==> flow/design.v (excerpt) <==
module as2650(
	input clk,
	input rst,
	input [7:0] bus_in,
	output [7:0] bus_out,
	output le_lo,
	output le_hi,
	output OEb,
	output WEb,
	output bus_dir,
	output IOC,
	output IOD,
	input [6:0] irqs,
	output flag,
	input sense,
	output reg [7:0] ext_io_addr,
	output reg io_bus_cyc,
	output reg io_bus_we,
	output reg [7:0] io_bus_out,
	input [7:0] io_bus_in,
	output [7:0] debug_psl,
	output [7:0] debug_psu,
	output [32:0] la_data_out,
	input wb_hidden_rom_enable,
	output reg cpu_hidden_rom_enable,
	output WE_ram
);
reg trap;
reg [7:0] irqs_latch;
wire [2:0] irq_num = irqs_latch[7] ? 3'h7 : (irqs_latch[6] ? 3'h6 : (irqs_latch[5] ? 3'h5 : (irqs_latch[4] ? 3'h4 : (irqs_latch[3] ? 3'h3 : (irqs_latch[2] ? 3'h2 : (irqs_latch[1] ? 3'h1 : 3'h0))))));
reg [7:0] regs [7:0];
reg [7:0] psu;
assign debug_psu = psu;
assign flag = psu[6];
reg [7:0] psl;
assign debug_psl = psl;
reg [15:0] stack [15:0];
wire [15:0] TOS = stack[psu[3:0] - 1];
reg [12:0] PC;
reg [2:0] page_reg; 
reg [11:0] ivectors_base;
reg [15:0] last_addr;
reg [3:0] cycle;
reg [7:0] insin;
reg [15:0] instruction_args_latch;
reg extend;
reg [1:0] warmup;
  ...
Size: ~480 flip-flops.
Settings: LEC_CHECK=0, ABC_AREA=1, CAP_MARGIN=20, CELL_PAD_IN_SITES_GLOBAL_PLACEMENT=3, CORE_MARGIN=2, CORE_UTILIZATION=58, GPL_TIMING_DRIVEN=0, HOLD_SLACK_MARGIN=0.16, PLACE_DENSITY_LB_ADDON=0.02, SLEW_MARGIN=25; clock period 16.0 ns.
run.sh (not shown) runs the stock make flow with config.mk's settings and CLKGATE_MAP_FILE=.
The starting point never finished: it broke off in global placement without I/O (3_1_place_gp_skip_io).
Then changed:
- ABC_AREA: 1 -> default
- CELL_PAD_IN_SITES_GLOBAL_PLACEMENT: 3 -> default
- CORE_UTILIZATION: 58 -> 40
- GPL_TIMING_DRIVEN: 0 -> default
- HOLD_SLACK_MARGIN: 0.16 -> default
- PLACE_DENSITY_LB_ADDON: 0.02 -> default
- SLEW_MARGIN: 25 -> 20
=> Now the flow completed without violations; synthesized cell count shrinks by 20%; die area grows by 41%; synthesized area shrinks by 2.2%.
Then changed:
- ABC_AREA: default -> 1
- CAP_MARGIN: 20 -> 30
- CORE_ASPECT_RATIO: default -> 1.58
- CORE_UTILIZATION: 40 -> 16
- CTS_CLUSTER_SIZE: default -> 75
- GPL_ROUTABILITY_DRIVEN: default -> 0
- GPL_TIMING_DRIVEN: default -> 1
- HOLD_SLACK_MARGIN: default -> 0.16
- MAX_ROUTING_LAYER: default -> met5
- MIN_ROUTING_LAYER: default -> met2
- PLACE_DENSITY: default -> 0.86
What happened: The changed run died in global routing (5_1_grt). Synthesized cell count is higher by 25%. Area after synthesis is higher by 2.3%. Die size is higher to 2.5 times its value.
Then changed:
- ABC_AREA: 1 -> default
- CAP_MARGIN: 30 -> 20
- CORE_ASPECT_RATIO: 1.58 -> default
- CORE_UTILIZATION: 16 -> 40
- CTS_CLUSTER_SIZE: 75 -> default
- GPL_ROUTABILITY_DRIVEN: 0 -> default
- GPL_TIMING_DRIVEN: 1 -> default
- HOLD_SLACK_MARGIN: 0.16 -> default
- MAX_ROUTING_LAYER: met5 -> default
- MIN_ROUTING_LAYER: met2 -> default
- PLACE_DENSITY: 0.86 -> default
- clock period: 16.0 -> 15.8 ns (I/O delays scaled with it)
What happened: With this change the flow completed with no timing, DRC or antenna violations; die area went down by 61%; area after synthesis came out lower by 2.2%; synthesized cell count shrinks by 20%.
Then changed:
- CAP_MARGIN: 20 -> 30
- CELL_PAD_IN_SITES_DETAIL_PLACEMENT: default -> 1
- CORE_ASPECT_RATIO: default -> 1.12
- CORE_UTILIZATION: 40 -> 70
- GPL_TIMING_DRIVEN: default -> 1
- MAX_ROUTING_LAYER: default -> met4
- MIN_ROUTING_LAYER: default -> met1
- PLACE_DENSITY_LB_ADDON: default -> 0.12
- SETUP_SLACK_MARGIN: default -> 0.98
- SLEW_MARGIN: 20 -> 15
- clock period: 15.8 -> 15.0 ns (I/O delays scaled with it)
With this change the flow ended with an error in detailed placement (3_5_place_dp).
Area after synthesis does not change.
Die area goes down by 42%.
Synthesized cell count stays the same.

---

Starting RTL as in the previous note.
export LEC_CHECK = 0
export CAP_MARGIN = 20
export CORE_MARGIN = 2
export CORE_UTILIZATION = 66
export MAX_ROUTING_LAYER = met4
export SETUP_SLACK_MARGIN = -0.55
export SLEW_MARGIN = 20
create_clock -name core_clock -period 8.11 [get_ports {clk}]
The starting point died in global routing (5_1_grt).
Edit:
Settings changed: ABC_AREA set to 1, CELL_PAD_IN_SITES_GLOBAL_PLACEMENT set to 3, CORE_UTILIZATION 66 to 64, CTS_CLUSTER_SIZE set to 27, GPL_TIMING_DRIVEN set to 1, HOLD_SLACK_MARGIN set to 0.16, PLACE_DENSITY_LB_ADDON set to 0.02, SETUP_SLACK_MARGIN -0.55 to -0.04, SLEW_MARGIN 20 to 25.
Clock period 8.11 ns to 16.0 ns, I/O delays scaled along.
Effect: This time the run aborted during global placement without I/O (3_1_place_gp_skip_io); area after synthesis rose by a few percent; synthesized cell count grows by a quarter to a third; die area goes up by a few percent.
Edit:
Settings changed: ABC_AREA 1 to unset, CELL_PAD_IN_SITES_GLOBAL_PLACEMENT 3 to unset, CORE_UTILIZATION 64 to 40, CTS_CLUSTER_SIZE 27 to unset, GPL_TIMING_DRIVEN 1 to unset, HOLD_SLACK_MARGIN 0.16 to unset, MAX_ROUTING_LAYER met4 to unset, PLACE_DENSITY_LB_ADDON 0.02 to unset, SETUP_SLACK_MARGIN -0.04 to unset, SLEW_MARGIN 25 to 20.
Clock period 16.0 ns to 14.6 ns, I/O delays scaled along.
This time the run finished with timing, DRC and antenna clean.
Die size rose by 55%.
Area after synthesis fell by 2.2%.
Synthesized cell count fell by 20%.
Edit:
Settings changed: CORE_UTILIZATION 40 to 58, CTS_CLUSTER_SIZE set to 82, HOLD_SLACK_MARGIN set to 0.28, PLACE_DENSITY_LB_ADDON set to 0.13, SETUP_SLACK_MARGIN set to 2.32, TNS_END_PERCENT set to 5.
Clock period 14.6 ns to 8.11 ns, I/O delays scaled along.
This time the run died in global routing (5_1_grt).
Synthesized cell count stays the same.
Area after synthesis stays the same.
Die area decreases by 31%.
